== v22 ==
## filtro_fir
module filtro_fir
  #(
    parameter WW_INPUT  = 8,
    parameter WW_OUTPUT = 8
    ) 
   (
    input 			  clk,
    input 			  i_en,
    input 			  i_srst,
    input signed [ WW_INPUT-1:0]  i_data,
    output signed [WW_OUTPUT-1:0] o_data
    );
  localparam WW_COEFF = 8;
   reg  signed [WW_INPUT           -1:0] register [14:1];
   wire signed [         WW_COEFF  -1:0] coeff    [14:0];
   wire signed [WW_INPUT+WW_COEFF  -1:0] prod     [14:0];
   wire signed [WW_INPUT+WW_COEFF+1-1:0] sum      [8:1]; 
   wire signed [WW_INPUT+WW_COEFF+2-1:0] sum1     [4:1]; 
   wire signed [WW_INPUT+WW_COEFF+3-1:0] sum2     [2:1]; 
   wire signed [WW_INPUT+WW_COEFF+4-1:0] sum3; 
   reg signed [WW_INPUT+WW_COEFF   -1:0] prod_d   [14:0];
   reg signed [WW_INPUT+WW_COEFF+4 -1:0] sum3_d;
   reg signed [WW_INPUT+WW_COEFF+1 -1:0] sum_d    [8:1];
    assign coeff[ 0] = 8'hFF;
    assign coeff[ 1] = 8'hFF;
    assign coeff[ 2] = 8'hFF;
    assign coeff[ 3] = 8'h00;
    assign coeff[ 4] = 8'h03;
    assign coeff[ 5] = 8'h08;
    assign coeff[ 6] = 8'h0D;
    assign coeff[ 7] = 8'h10;
    assign coeff[ 8] = 8'h0D;
    assign coeff[ 9] = 8'h08;
    assign coeff[10] = 8'h03;
    assign coeff[11] = 8'h00;
    assign coeff[12] = 8'hFF;
    assign coeff[13] = 8'hFF;
    assign coeff[14] = 8'hFF;
  always @(posedge clk) begin
    if (i_srst == 1'b1) begin
      register[ 1] <= {WW_INPUT{1'b0}};
      register[ 2] <= {WW_INPUT{1'b0}};
      register[ 3] <= {WW_INPUT{1'b0}};
      register[ 4] <= {WW_INPUT{1'b0}};
      register[ 5] <= {WW_INPUT{1'b0}};
      register[ 6] <= {WW_INPUT{1'b0}};
      register[ 7] <= {WW_INPUT{1'b0}};
      register[ 8] <= {WW_INPUT{1'b0}};
  ...
For scale: roughly 410 flip-flops.
Settings: LEC_CHECK=0, ABC_AREA=1, CAP_MARGIN=20, CORE_MARGIN=2, CORE_UTILIZATION=72, CTS_CLUSTER_SIZE=29, PLACE_DENSITY=0.41, SETUP_SLACK_MARGIN=-0.18, SLEW_MARGIN=20; clock period 3.08 ns.
run.sh (not shown) runs the stock make flow with config.mk's settings and CLKGATE_MAP_FILE=.
| v22 | all stages done | FAIL | setup timing |
Relative to v22, the following input files were edited for v54:
# v22
export LEC_CHECK = 0
export ABC_AREA = 1
export CAP_MARGIN = 20
export CORE_MARGIN = 2
export CORE_UTILIZATION = 72
export CTS_CLUSTER_SIZE = 29
export PLACE_DENSITY = 0.41
export SETUP_SLACK_MARGIN = -0.18
export SLEW_MARGIN = 20
create_clock -name core_clock -period 3.08 [get_ports {clk}]
# v54
export LEC_CHECK = 0
export CAP_MARGIN = 20
export CORE_MARGIN = 2
export CORE_UTILIZATION = 68
export CTS_CLUSTER_SIZE = 44
export SLEW_MARGIN = 20
create_clock -name core_clock -period 1.77 [get_ports {clk}]
### Flow results
v54 completed end to end; final checks failed (setup timing).
As of v54, post-detailed-route wirelength per cell had risen by more than 10% compared to v22.
The synthesized cell count number comes out lower for v54 vs v22.
In the tables for v22 and v54, mapped cell area reads lower with v54.
v54 vs. v22: summed standard-cell area reported by yosys lower; first-iteration DRC count lower; core utilization higher.
Met1 usage: v54 vs v22 down 1.9 points
For v25, these inputs were changed with respect to v54:
# v54
export LEC_CHECK = 0
export CAP_MARGIN = 20
export CORE_MARGIN = 2
export CORE_UTILIZATION = 68
export CTS_CLUSTER_SIZE = 44
export SLEW_MARGIN = 20
create_clock -name core_clock -period 1.77 [get_ports {clk}]
# v25
export LEC_CHECK = 0
export CAP_MARGIN = 20
export CORE_MARGIN = 2
export CORE_UTILIZATION = 52
export SLEW_MARGIN = 20
create_clock -name core_clock -period 4.81 [get_ports {clk}]
--- outcome ---
v25: flow completed, timing, DRC and antenna clean. Lower clock period minus worst slack goes to v54 over v25. Relative to v54, v25 improves worst slack at placement. Between v54 and v25, the met3 track demand over resource in global routing figures differ only marginally. Design area: v54 and v25 compared, lower one is v25. Routed via count divided by cell count: v25 < v54. On v25: via count is 2054 lower than what v54 gave.

## garnet
filtro_fir again, from the RTL that the note above started with.
export LEC_CHECK = 0
export CAP_MARGIN = 5
export CORE_MARGIN = 2
export CORE_UTILIZATION = 72
export CTS_CLUSTER_DIAMETER = 363
export CTS_CLUSTER_SIZE = 20
export HOLD_SLACK_MARGIN = 0.29
export SETUP_SLACK_MARGIN = 0.26
export SLEW_MARGIN = 20
create_clock -name core_clock -period 1.42 [get_ports {clk}]
garnet: it failed with a tool error in global routing, so there are no final results.
Input changes introduced in sierra (baseline for comparison: garnet):
diff --git a/flow/config.mk b/flow/config.mk
--- a/flow/config.mk
+++ b/flow/config.mk
@@ -7,9 +7,10 @@
 export LEC_CHECK = 0
-export CAP_MARGIN = 5
+export ABC_AREA = 1
+export CAP_MARGIN = 20
 export CORE_MARGIN = 2
 export CORE_UTILIZATION = 72
-export CTS_CLUSTER_DIAMETER = 363
-export CTS_CLUSTER_SIZE = 20
+export CTS_CLUSTER_SIZE = 29
 export HOLD_SLACK_MARGIN = 0.29
-export SETUP_SLACK_MARGIN = 0.26
+export PLACE_DENSITY_LB_ADDON = 0.19
+export SETUP_SLACK_MARGIN = 0.66
 export SLEW_MARGIN = 20
==> flow/constraint.sdc <==
create_clock -name core_clock -period 2.82 [get_ports {clk}]
set_input_delay 0.5640 -clock core_clock [delete_from_list [all_inputs] [get_ports {clk}]]
set_output_delay 0.5640 -clock core_clock [all_outputs]
set_load 0.01 [all_outputs]
==> results <==
Status sierra: flow complete, layout not clean - negative setup slack
garnet never completed, since it errored out during global routing.
Compared to garnet, sierra has mapped cell area about 3% higher.
Comparing the two runs side by side, sierra comes out behind garnet on placeable core region.
Re adder and majority gate portion of the synthesized area: sierra is 0.69 points down on garnet.
From garnet to sierra the numbers moved as follows: number of post-CTS setup repair buffers shrank by about 55%, parity-gate share of the synthesized area counting xor and xnor cells now smaller.
Taking garnet as the reference, in sierra standard cell area after detailed placement lost 7.1%, setup slack at placement picked up an extra 2.16 ns.
Changes in tundra relative to sierra:
==> flow/config.mk <==
export PLATFORM = sky130hd
export DESIGN_NAME = filtro_fir
export DESIGN_NICKNAME = filtro_fir
export VERILOG_FILES = /design/flow/design.v
export SDC_FILE = /design/flow/constraint.sdc
export NUM_CORES = 4
export LEC_CHECK = 0
export CAP_MARGIN = 20
export CORE_MARGIN = 2
export CORE_UTILIZATION = 40
export SETUP_SLACK_MARGIN = 1.16
export SLEW_MARGIN = 20
==> flow/constraint.sdc <==
create_clock -name core_clock -period 4.81 [get_ports {clk}]
set_input_delay 0.9620 -clock core_clock [delete_from_list [all_inputs] [get_ports {clk}]]
set_output_delay 0.9620 -clock core_clock [all_outputs]
set_load 0.01 [all_outputs]
==> results <==
The start point of the critical path comes out sum_d[1][3] in one run and sum_d[4][11] in the other, namely in tundra and sierra respectively. Taking sierra as the reference, in tundra average wire length per cell after detail routing went down about 25%, summed negative setup slack over all endpoints rose 11.27 ns. tundra reached the end of the flow, and the finished layout is clean on the timing, DRC and antenna checks. [flow] sierra | stages: complete | final checks: fail | reason: negative setup slack.

The RTL this note starts from:
==> flow/design.v <==
module SatTruncFP
  #(
    parameter	NB_XI  	= 20,
    parameter	NBF_XI	= 12,
    parameter	NB_XO	= 8,
    parameter	NBF_XO	= 6
    )
   (
    input [(NB_XI)-1:0]  i_data,
    output [(NB_XO)-1:0] o_data
    );
   localparam	NBI_XI	=	NB_XI	-	NBF_XI;
   localparam	NBI_XO	=	NB_XO	-	NBF_XO;
   wire [NB_XO-1:0] 	 aux_Sat;
   wire [NBF_XO-1:0] 	 aux_trunc;
   wire 		 condicion;
   wire [NB_XO-1:0] 	 resultado1;
   wire [NB_XO-1:0] 	 resultado2;
	generate
	   if (NBF_XI >= NBF_XO)
	     begin
		assign	aux_trunc = i_data[(NBF_XI-1):(NBF_XI - NBF_XO)];
	     end
	   else
	     begin
		assign	aux_trunc = {i_data[NBF_XI-1:0],{(NBF_XO - NBF_XI){1'b0}}};
	     end
	   if (NBI_XI > NBI_XO)
	     begin
		assign	condicion		=	(i_data[(NB_XI-2)-:(NBI_XI-NBI_XO)] == {(NBI_XI-NBI_XO){i_data[NB_XI-1]}});
		assign	resultado1		=	{i_data[(NB_XI-1)],{(NB_XO-1){~i_data[(NB_XI-1)]}}};
		assign	resultado2		=	{i_data[(NB_XI-1)],i_data[NBF_XI +:NBI_XO-1],aux_trunc};
		assign	aux_Sat			=	condicion	?	resultado2	:	resultado1;
	     end
	   else
	     begin
		if (NBI_XO == NBI_XI)
                  assign  aux_Sat = {i_data[(NB_XI-1)-:NBI_XI],aux_trunc};
		else
		  assign  aux_Sat	= {{(NBI_XO - NBI_XI){i_data[NB_XI-1]}},i_data[(NB_XI-1)-:NBI_XI],aux_trunc};
	     end
	endgenerate
   assign	o_data=aux_Sat;
endmodule
module filtro_fir
  #(
    parameter WW_INPUT  = 8,
    parameter WW_OUTPUT = 8
    ) 
   (
    input 			  clk,
    input 			  i_en,
    input 			  i_srst,
    input signed [ WW_INPUT-1:0]  i_data,
    output signed [WW_OUTPUT-1:0] o_data
    );
  localparam WW_COEFF = 8;
   reg  signed [WW_INPUT           -1:0] register [14:1];
   wire signed [         WW_COEFF  -1:0] coeff    [14:0];
   wire signed [WW_INPUT+WW_COEFF  -1:0] prod     [14:0];
   wire signed [WW_INPUT+WW_COEFF+1-1:0] sum      [8:1]; 
   wire signed [WW_INPUT+WW_COEFF+2-1:0] sum1     [4:1]; 
   wire signed [WW_INPUT+WW_COEFF+3-1:0] sum2     [2:1]; 
   wire signed [WW_INPUT+WW_COEFF+4-1:0] sum3; 
   reg signed [WW_INPUT+WW_COEFF   -1:0] prod_d   [14:0];
   reg signed [WW_INPUT+WW_COEFF+4 -1:0] sum3_d;
   reg signed [WW_INPUT+WW_COEFF+1 -1:0] sum_d    [8:1];
    assign coeff[ 0] = 8'hFF;
    assign coeff[ 1] = 8'hFF;
    assign coeff[ 2] = 8'hFF;
    assign coeff[ 3] = 8'h00;
    assign coeff[ 4] = 8'h03;
    assign coeff[ 5] = 8'h08;
    assign coeff[ 6] = 8'h0D;
    assign coeff[ 7] = 8'h10;
    assign coeff[ 8] = 8'h0D;
    assign coeff[ 9] = 8'h08;
    assign coeff[10] = 8'h03;
    assign coeff[11] = 8'h00;
    assign coeff[12] = 8'hFF;
    assign coeff[13] = 8'hFF;
    assign coeff[14] = 8'hFF;
  always @(posedge clk) begin
    if (i_srst == 1'b1) begin
      register[ 1] <= {WW_INPUT{1'b0}};
      register[ 2] <= {WW_INPUT{1'b0}};
      register[ 3] <= {WW_INPUT{1'b0}};
      register[ 4] <= {WW_INPUT{1'b0}};
      register[ 5] <= {WW_INPUT{1'b0}};
      register[ 6] <= {WW_INPUT{1'b0}};
      register[ 7] <= {WW_INPUT{1'b0}};
      register[ 8] <= {WW_INPUT{1'b0}};
      register[ 9] <= {WW_INPUT{1'b0}};
      register[10] <= {WW_INPUT{1'b0}};
      register[11] <= {WW_INPUT{1'b0}};
      register[12] <= {WW_INPUT{1'b0}};
      register[13] <= {WW_INPUT{1'b0}};
      register[14] <= {WW_INPUT{1'b0}};
    end else begin
      if (i_en == 1'b1) begin
        register[ 1] <= i_data;
        register[ 2] <= register[ 1];
        register[ 3] <= register[ 2];
        register[ 4] <= register[ 3];
        register[ 5] <= register[ 4];
        register[ 6] <= register[ 5];
        register[ 7] <= register[ 6];
        register[ 8] <= register[ 7];
        register[ 9] <= register[ 8];
        register[10] <= register[ 9];
        register[11] <= register[10];
        register[12] <= register[11];
        register[13] <= register[12];
	    register[14] <= register[13];
      end
    end
  end
  assign prod[ 0] = coeff[ 0] * i_data;
  assign prod[ 1] = coeff[ 1] * register[ 1];
  assign prod[ 2] = coeff[ 2] * register[ 2];
  assign prod[ 3] = coeff[ 3] * register[ 3];
  assign prod[ 4] = coeff[ 4] * register[ 4];
  assign prod[ 5] = coeff[ 5] * register[ 5];
  assign prod[ 6] = coeff[ 6] * register[ 6];
  assign prod[ 7] = coeff[ 7] * register[ 7];
  assign prod[ 8] = coeff[ 8] * register[ 8];
  assign prod[ 9] = coeff[ 9] * register[ 9];
  assign prod[10] = coeff[10] * register[10];
  assign prod[11] = coeff[11] * register[11];
  assign prod[12] = coeff[12] * register[12];
  assign prod[13] = coeff[13] * register[13];
  assign prod[14] = coeff[14] * register[14];
  always@(posedge clk) begin
    prod_d[ 0] <= prod[ 0];
    prod_d[ 1] <= prod[ 1];
    prod_d[ 2] <= prod[ 2];
    prod_d[ 3] <= prod[ 3];
    prod_d[ 4] <= prod[ 4];
    prod_d[ 5] <= prod[ 5];
    prod_d[ 6] <= prod[ 6];
    prod_d[ 7] <= prod[ 7];
    prod_d[ 8] <= prod[ 8];
    prod_d[ 9] <= prod[ 9];
    prod_d[10] <= prod[10];
    prod_d[11] <= prod[11];
    prod_d[12] <= prod[12];
    prod_d[13] <= prod[13];
    prod_d[14] <= prod[14];
  end
  assign sum[ 1] = prod_d[ 0] + prod_d[ 1]; 
  assign sum[ 2] = prod_d[ 2] + prod_d[ 3];
  assign sum[ 3] = prod_d[ 4] + prod_d[ 5];
  assign sum[ 4] = prod_d[ 6] + prod_d[ 7];
  assign sum[ 5] = prod_d[08] + prod_d[ 9];
  assign sum[ 6] = prod_d[10] + prod_d[11];
  assign sum[ 7] = prod_d[12] + prod_d[13];
  assign sum[ 8] = {prod_d[14][WW_INPUT+WW_COEFF-1],prod_d[14]};
  always@(posedge clk) begin
    sum_d[1] <= sum[1];
    sum_d[2] <= sum[2];
    sum_d[3] <= sum[3];
    sum_d[4] <= sum[4];
    sum_d[5] <= sum[5];
    sum_d[6] <= sum[6];
    sum_d[7] <= sum[7];
    sum_d[8] <= sum[8];
  end
  assign sum1[ 1] = sum_d[ 1] + sum_d[ 2]; 
  assign sum1[ 2] = sum_d[ 3] + sum_d[ 4];
  assign sum1[ 3] = sum_d[ 5] + sum_d[ 6];
  assign sum1[ 4] = sum_d[ 7] + sum_d[ 8];
  assign sum2[ 1] = sum1[ 1] + sum1[ 2]; 
  assign sum2[ 2] = sum1[ 3] + sum1[ 4];
  assign sum3 = sum2[ 1] + sum2[ 2]; 
  always@(posedge clk)
    sum3_d <= sum3;
  SatTruncFP
	inst_SatTruncFP_dataB
	(
	  .i_data(	sum3_d	),
	  .o_data(	o_data	)
	);
endmodule
==> flow/config.mk <==
export PLATFORM = sky130hd
export DESIGN_NAME = filtro_fir
export DESIGN_NICKNAME = filtro_fir
export VERILOG_FILES = /design/flow/design.v
export SDC_FILE = /design/flow/constraint.sdc
export NUM_CORES = 4
export LEC_CHECK = 0
export ABC_AREA = 1
export CAP_MARGIN = 20
export CORE_MARGIN = 2
export CORE_UTILIZATION = 72
export CTS_CLUSTER_DIAMETER = 350
export CTS_CLUSTER_SIZE = 27
export HOLD_SLACK_MARGIN = 0.26
export PLACE_DENSITY_LB_ADDON = 0.01
export SETUP_SLACK_MARGIN = 0.79
export SLEW_MARGIN = 20
export TNS_END_PERCENT = 60
==> flow/constraint.sdc <==
create_clock -name core_clock -period 2.67 [get_ports {clk}]
set_input_delay 0.5340 -clock core_clock [delete_from_list [all_inputs] [get_ports {clk}]]
set_output_delay 0.5340 -clock core_clock [all_outputs]
set_load 0.01 [all_outputs]
The first run finished but failed the layout checks on setup timing.
Next try:
==> flow/config.mk (replaced) <==
export PLATFORM = sky130hd
export DESIGN_NAME = filtro_fir
export DESIGN_NICKNAME = filtro_fir
export VERILOG_FILES = /design/flow/design.v
export SDC_FILE = /design/flow/constraint.sdc
export NUM_CORES = 4
export LEC_CHECK = 0
export ABC_AREA = 1
export CAP_MARGIN = 20
export CORE_MARGIN = 2
export CORE_UTILIZATION = 43
export SLEW_MARGIN = 20
==> flow/constraint.sdc (replaced) <==
create_clock -name core_clock -period 2.16 [get_ports {clk}]
set_input_delay 0.4320 -clock core_clock [delete_from_list [all_inputs] [get_ports {clk}]]
set_output_delay 0.4320 -clock core_clock [all_outputs]
set_load 0.01 [all_outputs]
The new run ran to the end with violations: setup timing.
Design area grows by 6.6%.
Count of clock-buffer cells in the layout grows by 38.
Final cell count grows by 14%.
Core utilization shrinks by 31 points.
Via count shrinks by 2.7%.
Clock skew shrinks by 7.2 ps.
First-iteration DRC count shrinks by 26%.
Next try:
--- a/flow/config.mk
+++ b/flow/config.mk
@@ -6,7 +6,6 @@
 export NUM_CORES = 4
 export LEC_CHECK = 0
-export ABC_AREA = 1
 export CAP_MARGIN = 20
 export CORE_MARGIN = 2
-export CORE_UTILIZATION = 43
+export CORE_UTILIZATION = 40
 export SLEW_MARGIN = 20
==> flow/constraint.sdc (replaced) <==
create_clock -name core_clock -period 5.5 [get_ports {clk}]
set_input_delay 1.1000 -clock core_clock [delete_from_list [all_inputs] [get_ports {clk}]]
set_output_delay 1.1000 -clock core_clock [all_outputs]
set_load 0.01 [all_outputs]
Result: The new run went through all stages and came out clean; critical path depth goes down by 1; global-route usage fell by 3.4 points; via count came out lower by 15%; routed wire length went down by 15%; count of clock-buffer cells in the layout came out higher by 1; die area climbs by 4.2%; flip-flop count does not change; setup slack gets better by 2300 ps.
Next try:
==> flow/constraint.sdc (replaced) <==
create_clock -name core_clock -period 4.81 [get_ports {clk}]
set_input_delay 0.9620 -clock core_clock [delete_from_list [all_inputs] [get_ports {clk}]]
set_output_delay 0.9620 -clock core_clock [all_outputs]
set_load 0.01 [all_outputs]
- synthesized area stays the same
- design area rises by 0.91%
- utilization rose by 0.42 points
- maximum frequency came out higher by about 2.5%
